==> inputs of job 3375 <==
## ftdi_bridge
module ftdi_bridge
#(
     parameter MODE             = "SYNC"
    ,parameter CLK_DIV          = 2
    ,parameter GP_OUTPUTS       = 32
    ,parameter GP_INPUTS        = 32
    ,parameter GPIO_ADDRESS     = 32'hf0000000
    ,parameter GP_IN_EVENT_MASK = 0
    ,parameter AXI_ID           = 0
)
(
     input           clk_i
    ,input           rst_i
    ,input           ftdi_rxf_i
    ,input           ftdi_txe_i
    ,input  [  7:0]  ftdi_data_in_i
    ,input           mem_awready_i
    ,input           mem_wready_i
    ,input           mem_bvalid_i
    ,input  [  1:0]  mem_bresp_i
    ,input  [  3:0]  mem_bid_i
    ,input           mem_arready_i
    ,input           mem_rvalid_i
    ,input  [ 31:0]  mem_rdata_i
    ,input  [  1:0]  mem_rresp_i
    ,input  [  3:0]  mem_rid_i
    ,input           mem_rlast_i
    ,input  [ 31:0]  gp_inputs_i
    ,output          ftdi_siwua_o
    ,output          ftdi_wrn_o
    ,output          ftdi_rdn_o
    ,output          ftdi_oen_o
    ,output [  7:0]  ftdi_data_out_o
    ,output          mem_awvalid_o
    ,output [ 31:0]  mem_awaddr_o
    ,output [  3:0]  mem_awid_o
    ,output [  7:0]  mem_awlen_o
    ,output [  1:0]  mem_awburst_o
    ,output          mem_wvalid_o
    ,output [ 31:0]  mem_wdata_o
    ,output [  3:0]  mem_wstrb_o
    ,output          mem_wlast_o
    ,output          mem_bready_o
    ,output          mem_arvalid_o
    ,output [ 31:0]  mem_araddr_o
    ,output [  3:0]  mem_arid_o
    ,output [  7:0]  mem_arlen_o
    ,output [  1:0]  mem_arburst_o
    ,output          mem_rready_o
    ,output [ 31:0]  gp_outputs_o
);
export LEC_CHECK = 0
export CAP_MARGIN = 5
export CELL_PAD_IN_SITES_DETAIL_PLACEMENT = 0
export CELL_PAD_IN_SITES_GLOBAL_PLACEMENT = 0
export CORE_MARGIN = 2
export CORE_UTILIZATION = 72
export CTS_CLUSTER_DIAMETER = 96
export CTS_CLUSTER_SIZE = 95
export MAX_ROUTING_LAYER = met5
export PLACE_DENSITY_LB_ADDON = 0.05
export SETUP_SLACK_MARGIN = 0.51
export SLEW_MARGIN = 20
create_clock -name core_clock -period 1.71 [get_ports {clk_i}]
run.sh (not shown) runs the stock make flow with config.mk's settings and CLKGATE_MAP_FILE=.
==> job 5527 (differences from job 3375) <==
==> flow/config.mk (replaced) <==
export PLATFORM = sky130hd
export DESIGN_NAME = ftdi_bridge
export DESIGN_NICKNAME = ftdi_bridge
export VERILOG_FILES = /design/flow/design.v
export SDC_FILE = /design/flow/constraint.sdc
export NUM_CORES = 4
export LEC_CHECK = 0
export CAP_MARGIN = 20
export CORE_MARGIN = 2
export CORE_UTILIZATION = 68
export CTS_CLUSTER_SIZE = 57
export SLEW_MARGIN = 20
==> flow/constraint.sdc (replaced) <==
create_clock -name core_clock -period 3.5 [get_ports {clk_i}]
set_input_delay 0.7000 -clock core_clock [delete_from_list [all_inputs] [get_ports {clk_i}]]
set_output_delay 0.7000 -clock core_clock [all_outputs]
set_load 0.01 [all_outputs]
==> job 2701 (differences from job 3375) <==
==> flow/config.mk (replaced) <==
export PLATFORM = sky130hd
export DESIGN_NAME = ftdi_bridge
export DESIGN_NICKNAME = ftdi_bridge
export VERILOG_FILES = /design/flow/design.v
export SDC_FILE = /design/flow/constraint.sdc
export NUM_CORES = 4
export LEC_CHECK = 0
export ABC_AREA = 1
export CAP_MARGIN = 20
export CORE_ASPECT_RATIO = 1.15
export CORE_MARGIN = 7
export CORE_UTILIZATION = 26
export CTS_CLUSTER_DIAMETER = 244
export MAX_ROUTING_LAYER = met4
export SETUP_SLACK_MARGIN = -0.88
export SLEW_MARGIN = 0
export TNS_END_PERCENT = 35
==> flow/constraint.sdc (replaced) <==
create_clock -name core_clock -period 10.0 [get_ports {clk_i}]
set_input_delay 2.0000 -clock core_clock [delete_from_list [all_inputs] [get_ports {clk_i}]]
set_output_delay 2.0000 -clock core_clock [all_outputs]
set_load 0.01 [all_outputs]
==> job 3843 (differences from job 3375) <==
==> flow/config.mk (replaced) <==
export PLATFORM = sky130hd
export DESIGN_NAME = ftdi_bridge
export DESIGN_NICKNAME = ftdi_bridge
export VERILOG_FILES = /design/flow/design.v
export SDC_FILE = /design/flow/constraint.sdc
export NUM_CORES = 4
export LEC_CHECK = 0
export CAP_MARGIN = 20
export CORE_MARGIN = 2
export CORE_UTILIZATION = 60
export SLEW_MARGIN = 20
==> flow/constraint.sdc (replaced) <==
create_clock -name core_clock -period 4.42 [get_ports {clk_i}]
set_input_delay 0.8840 -clock core_clock [delete_from_list [all_inputs] [get_ports {clk_i}]]
set_output_delay 0.8840 -clock core_clock [all_outputs]
set_load 0.01 [all_outputs]
==> notes <==
In job 5527 the die size is lower than in job 2701, by about 65%.
Job 2701 passed the timing, DRC and antenna checks. Job 3375 aborted during global routing (GRT-0232). Job 5527 completed, yet does not pass: negative setup slack. Job 3843 completed without violations.
Between job 2701 and job 3843, the lower worst setup slack is in job 3843 (gap 5.2 ns).
Wire length: job 2701 > job 5527 > job 3843.
Against job 5527, the first-iteration DRC count of job 2701 is smaller by 32%.
Core utilization: job 5527 > job 3843 > job 2701.
Hold slack, highest first: job 2701, job 3843, job 5527.
Clock skew, lowest first: job 2701, job 3843, job 5527.
Register-to-register slack: job 3843 is better than job 5527 (0.19 ns).
==> figures <==
Outcome: job 5527 failed layout checks; job 3843 complete, no violations; job 2701 complete, no violations; job 3375 stopped before the end
Stage where the flow stopped: job 5527 -; job 3843 -; job 2701 -; job 3375 global routing
Layout check failures: job 5527 negative setup slack; job 3843 -; job 2701 -; job 3375 -
Netlist cell types: job 5527 89; job 3843 89; job 2701 62; job 3375 89
VDD IR-drop max: job 5527 900.4 uV; job 3843 557.8 uV; job 2701 166.5 uV; job 3375 -
Site row count: job 5527 100; job 3843 107; job 2701 179; job 3375 97
Gate power share: job 5527 0.368; job 3843 0.328; job 2701 0.316; job 3375 -
Antenna diode count: job 5527 2; job 3843 1; job 2701 7; job 3375 -
Worst endpoint data arrival time: job 5527 4.16 ns; job 3843 4.91 ns; job 2701 5.10 ns; job 3375 -
Synthesized instance count: job 5527 3746; job 3843 3746; job 2701 5100; job 3375 3746
Tap Count: job 5527 969; job 3843 1144; job 2701 2715; job 3375 -
Total negative slack: job 5527 -0.2683 ns; job 3843 0 ns; job 2701 0 ns; job 3375 -
Pwr dens: job 5527 826.4 nW/um2; job 3843 649.9 nW/um2; job 2701 272.1 nW/um2; job 3375 -
Area fraction in full adders, half adders and majority gates: job 5527 0.008940; job 3843 0.008940; job 2701 0.008465; job 3375 0.008940
DP Cell Count: job 5527 5185; job 3843 5163; job 2701 7932; job 3375 5552
Average cell area after synthesis: job 5527 13.67 um2; job 3843 13.67 um2; job 2701 10.61 um2; job 3375 13.67 um2
Number of vias after detailed routing: job 5527 40000; job 3843 37260; job 2701 39930; job 3375 -
Start point of the critical path: job 5527 genblk1.u_sync.u_fifo_in.rd_ptr_q[5]; job 3843 genblk1.u_sync.u_fifo_in.rd_ptr_q[1]; job 2701 ftdi_rxf_i; job 3375 -
Fin worst setup slack: job 5527 -0.05898 ns; job 3843 0.1304 ns; job 2701 5.300 ns; job 3375 -
Share of the clock period used by the worst path after layout: job 5527 1.017; job 3843 0.9705; job 2701 0.4700; job 3375 -

==> run D: inputs <==
ftdi_bridge again, from the RTL that the note above started with.
clock: 6.28 ns
lec_check: 0
cap_margin: 20
core_margin: 2
core_utilization: 72
cts_cluster_diameter: 99
place_density: 0.67
setup_slack_margin: -0.47
slew_margin: 20
==> inputs of run F, as changes to run D <==
Settings changed: CAP_MARGIN 20 to 25, CELL_PAD_IN_SITES_GLOBAL_PLACEMENT set to 3, CORE_UTILIZATION 72 to 17, CTS_CLUSTER_DIAMETER 99 to 340, MAX_ROUTING_LAYER set to met5, MIN_ROUTING_LAYER set to met1, PLACE_DENSITY 0.67 to not set, PLACE_DENSITY_LB_ADDON set to 0.0, SETUP_SLACK_MARGIN -0.47 to -0.49.
==> flow/constraint.sdc (replaced) <==
create_clock -name core_clock -period 5.85 [get_ports {clk_i}]
set_input_delay 1.1700 -clock core_clock [delete_from_list [all_inputs] [get_ports {clk_i}]]
set_output_delay 1.1700 -clock core_clock [all_outputs]
set_load 0.01 [all_outputs]
==> inputs of run A, as changes to run D <==
Settings changed: CAP_MARGIN 20 to 5, CELL_PAD_IN_SITES_DETAIL_PLACEMENT set to 0, CELL_PAD_IN_SITES_GLOBAL_PLACEMENT set to 0, CORE_UTILIZATION 72 to 67, CTS_CLUSTER_DIAMETER 99 to not set, CTS_CLUSTER_SIZE set to 95, MAX_ROUTING_LAYER set to met5, PLACE_DENSITY 0.67 to not set, SETUP_SLACK_MARGIN -0.47 to 0.71.
==> flow/constraint.sdc (replaced) <==
create_clock -name core_clock -period 3.02 [get_ports {clk_i}]
set_input_delay 0.6040 -clock core_clock [delete_from_list [all_inputs] [get_ports {clk_i}]]
set_output_delay 0.6040 -clock core_clock [all_outputs]
set_load 0.01 [all_outputs]
==> inputs of run Y, as changes to run D <==
Settings changed: CORE_UTILIZATION 72 to 63, CTS_CLUSTER_DIAMETER 99 to not set, PLACE_DENSITY 0.67 to not set, SETUP_SLACK_MARGIN -0.47 to not set.
==> flow/constraint.sdc (replaced) <==
create_clock -name core_clock -period 5.05 [get_ports {clk_i}]
set_input_delay 1.0100 -clock core_clock [delete_from_list [all_inputs] [get_ports {clk_i}]]
set_output_delay 1.0100 -clock core_clock [all_outputs]
set_load 0.01 [all_outputs]
==> comparison <==
Between run Y and run D, the lower first-iteration DRC count is in run Y (gap about 18%, measured against run D).
Cell count, lowest first: run D, run Y, run F.
Clock-buffer cell count, highest first: run F, run D, run Y.
In critical path depth, run F and run D do not differ.
Run D finished with timing, DRC and antenna clean. Run F finished clean. Run A never finished: it broke off in 5_1_grt on ODB-0269. Run Y finished with timing, DRC and antenna clean.

==> job 9663 <==
Starting RTL as in the previous note.
make LEC_CHECK=0 ABC_AREA=1 CAP_MARGIN=20 CORE_ASPECT_RATIO=1.15 CORE_MARGIN=7 CORE_UTILIZATION=26 CTS_CLUSTER_DIAMETER=244 HOLD_SLACK_MARGIN=0.13 MAX_ROUTING_LAYER=met5 MIN_ROUTING_LAYER=met1 PLACE_DENSITY_LB_ADDON=0.1 SETUP_SLACK_MARGIN=0.84 SLEW_MARGIN=30 TNS_END_PERCENT=35 finish   # period 3.11 ns
==> job 2568 (differences from job 9663) <==
==> flow/config.mk (replaced) <==
export PLATFORM = sky130hd
export DESIGN_NAME = ftdi_bridge
export DESIGN_NICKNAME = ftdi_bridge
export VERILOG_FILES = /design/flow/design.v
export SDC_FILE = /design/flow/constraint.sdc
export NUM_CORES = 4
export LEC_CHECK = 0
export CAP_MARGIN = 20
export CORE_MARGIN = 2
export CORE_UTILIZATION = 40
export SLEW_MARGIN = 20
==> flow/constraint.sdc (replaced) <==
create_clock -name core_clock -period 10.0 [get_ports {clk_i}]
set_input_delay 2.0000 -clock core_clock [delete_from_list [all_inputs] [get_ports {clk_i}]]
set_output_delay 2.0000 -clock core_clock [all_outputs]
set_load 0.01 [all_outputs]
==> job 8067 (differences from job 9663) <==
==> flow/config.mk (replaced) <==
export PLATFORM = sky130hd
export DESIGN_NAME = ftdi_bridge
export DESIGN_NICKNAME = ftdi_bridge
export VERILOG_FILES = /design/flow/design.v
export SDC_FILE = /design/flow/constraint.sdc
export NUM_CORES = 4
export LEC_CHECK = 0
export CAP_MARGIN = 10
export CELL_PAD_IN_SITES_DETAIL_PLACEMENT = 0
export CELL_PAD_IN_SITES_GLOBAL_PLACEMENT = 0
export CORE_MARGIN = 2
export CORE_UTILIZATION = 72
export CTS_CLUSTER_DIAMETER = 96
export CTS_CLUSTER_SIZE = 56
export MAX_ROUTING_LAYER = met5
export SETUP_SLACK_MARGIN = -0.16
export SLEW_MARGIN = 40
==> flow/constraint.sdc (replaced) <==
create_clock -name core_clock -period 1.71 [get_ports {clk_i}]
set_input_delay 0.3420 -clock core_clock [delete_from_list [all_inputs] [get_ports {clk_i}]]
set_output_delay 0.3420 -clock core_clock [all_outputs]
set_load 0.01 [all_outputs]
==> qor summary <==
	job 9663	job 8067	job 2568
Power of the clock network	17400 uW	-	4660 uW
Worst reg-to-reg setup slack	0.16 ns	-	4.67 ns
Area figure in the yosys stat output	0.05410 mm^2	0.05123 mm^2	0.05123 mm^2
Power density of the placed cells	885.2 mW/mm^2	-	282.0 mW/mm^2
Share of synthesized area occupied by flip-flops and latches	66.98%	70.74%	70.74%
Critical path data arrival time	3.68 ns	-	5.95 ns
Met2 Wirelength	123100 um	-	83850 um
Status	no timing/DRC/antenna violations	did not finish	no timing/DRC/antenna violations
Last stage reached	-	global routing (5_1_grt)	-
Vias per cell	4.693	-	6.185
Clock group share of total power	26.5%	-	27.7%
Critical path launch point	genblk1.u_sync.u_fifo_in.rd_ptr_q[0]	-	len_q[0]
Count of endpoints failing setup in the final report	0	-	0
Crit path setup slack, layout	0.1566 ns	-	4.672 ns
Fraction of power consumed by combinational cells	40.9%	-	31.7%
Non-filler cells in the finished layout	9006	-	5776
Proportion of cell area occupied by multi-input gates	23.86%	-	22.80%
Die ar.	0.2211 mm^2	0.07329 mm^2	0.1309 mm^2

==> inputs of 07-16 <==
ftdi_bridge again, from the RTL that the note above started with.
clock: 1.83 ns
lec_check: 0
cap_margin: 5
cell_pad_in_sites_detail_placement: 0
cell_pad_in_sites_global_placement: 0
core_margin: 2
core_utilization: 72
cts_cluster_diameter: 94
cts_cluster_size: 95
max_routing_layer: met5
place_density_lb_addon: 0.18
setup_slack_margin: 0.17
slew_margin: 20
==> 01-13: changes against 07-16 <==
==> flow/config.mk (replaced) <==
export PLATFORM = sky130hd
export DESIGN_NAME = ftdi_bridge
export DESIGN_NICKNAME = ftdi_bridge
export VERILOG_FILES = /design/flow/design.v
export SDC_FILE = /design/flow/constraint.sdc
export NUM_CORES = 4
export LEC_CHECK = 0
export CAP_MARGIN = 5
export CELL_PAD_IN_SITES_DETAIL_PLACEMENT = 0
export CELL_PAD_IN_SITES_GLOBAL_PLACEMENT = 1
export CORE_MARGIN = 5
export CORE_UTILIZATION = 20
export CTS_CLUSTER_SIZE = 95
export MAX_ROUTING_LAYER = met5
export PLACE_DENSITY_LB_ADDON = 0.08
export SETUP_SLACK_MARGIN = 1.31
export SLEW_MARGIN = 20
==> flow/constraint.sdc (replaced) <==
create_clock -name core_clock -period 4.69 [get_ports {clk_i}]
set_input_delay 0.9380 -clock core_clock [delete_from_list [all_inputs] [get_ports {clk_i}]]
set_output_delay 0.9380 -clock core_clock [all_outputs]
set_load 0.01 [all_outputs]
==> 09-24: changes against 07-16 <==
==> flow/config.mk (replaced) <==
export PLATFORM = sky130hd
export DESIGN_NAME = ftdi_bridge
export DESIGN_NICKNAME = ftdi_bridge
export VERILOG_FILES = /design/flow/design.v
export SDC_FILE = /design/flow/constraint.sdc
export NUM_CORES = 4
export LEC_CHECK = 0
export CAP_MARGIN = 20
export CORE_MARGIN = 2
export CORE_UTILIZATION = 40
export SLEW_MARGIN = 20
==> flow/constraint.sdc (replaced) <==
create_clock -name core_clock -period 5.43 [get_ports {clk_i}]
set_input_delay 1.0860 -clock core_clock [delete_from_list [all_inputs] [get_ports {clk_i}]]
set_output_delay 1.0860 -clock core_clock [all_outputs]
set_load 0.01 [all_outputs]
==> comparison table <==
quantity                                                                                  01-13                      07-16                                 09-24
Switching Power                                                                         16.9 mW                          -                               11.4 mW
Fin Setup TNS                                                                              0 ns                          -                                  0 ns
Run status                                                     no timing/DRC/antenna violations  aborted with a tool error      no timing/DRC/antenna violations
Last stage reached                                                                            -   global routing (5_1_grt)                                     -
Total die size                                                                      0.266 sq mm               0.0733 sq mm                           0.131 sq mm
Crit. End Element                                                                      register                          -                              register
Placement-stage cell area                                                          0.0599 sq mm               0.0618 sq mm                          0.0559 sq mm
Part of the power in the clock network                                                    26.6%                          -                                 27.7%
Classification of the worst setup path                                                  reg2reg                          -                               reg2reg
Power Density                                                                       659 mW/mm^2                          -                           519 mW/mm^2
Horizontal die dimension                                                            516 microns                271 microns                           362 microns
Met2 wire length                                                                 132000 microns                          -                         82600 microns
Combinational fraction of design power                                                    40.7%                          -                                 31.4%
Worst r2r src                                              genblk1.u_sync.u_fifo_in.rd_ptr_q[2]                          -  genblk1.u_sync.u_fifo_in.rd_ptr_q[3]
Layout clock buffer count                                                                   208                          -                                   150
WP depth                                                                                     13                          -                                     9
Worst Setup Slack post-DPL                                                             0.269 ns                   -2.13 ns                              0.906 ns
Clock insertion delay at the later pin of the skew report                               0.80 ns                          -                               0.75 ns
Relative max-transition margin                                                            23.8%                          -                                 14.7%
Via total after detailed routing                                                          36600                          -                                 36000
Maximum level of the CTS H-tree                                                               4                          2                                     3
Slew of the pin with the lowest slew margin                                             1.14 ns                          -                               1.25 ns
Area used by multi-input combinational logic                                       0.0151 sq mm                          -                          0.0136 sq mm
Init Core Util                                                                            20.1%                      72.9%                                 40.2%
Number of non-clock inverters in the layout                                                  44                          -                                    44
Data required time at the worst endpoint                                                5.36 ns                          -                               6.03 ns
Power figures rest on the tool's default switching activity, not on a simulated workload.
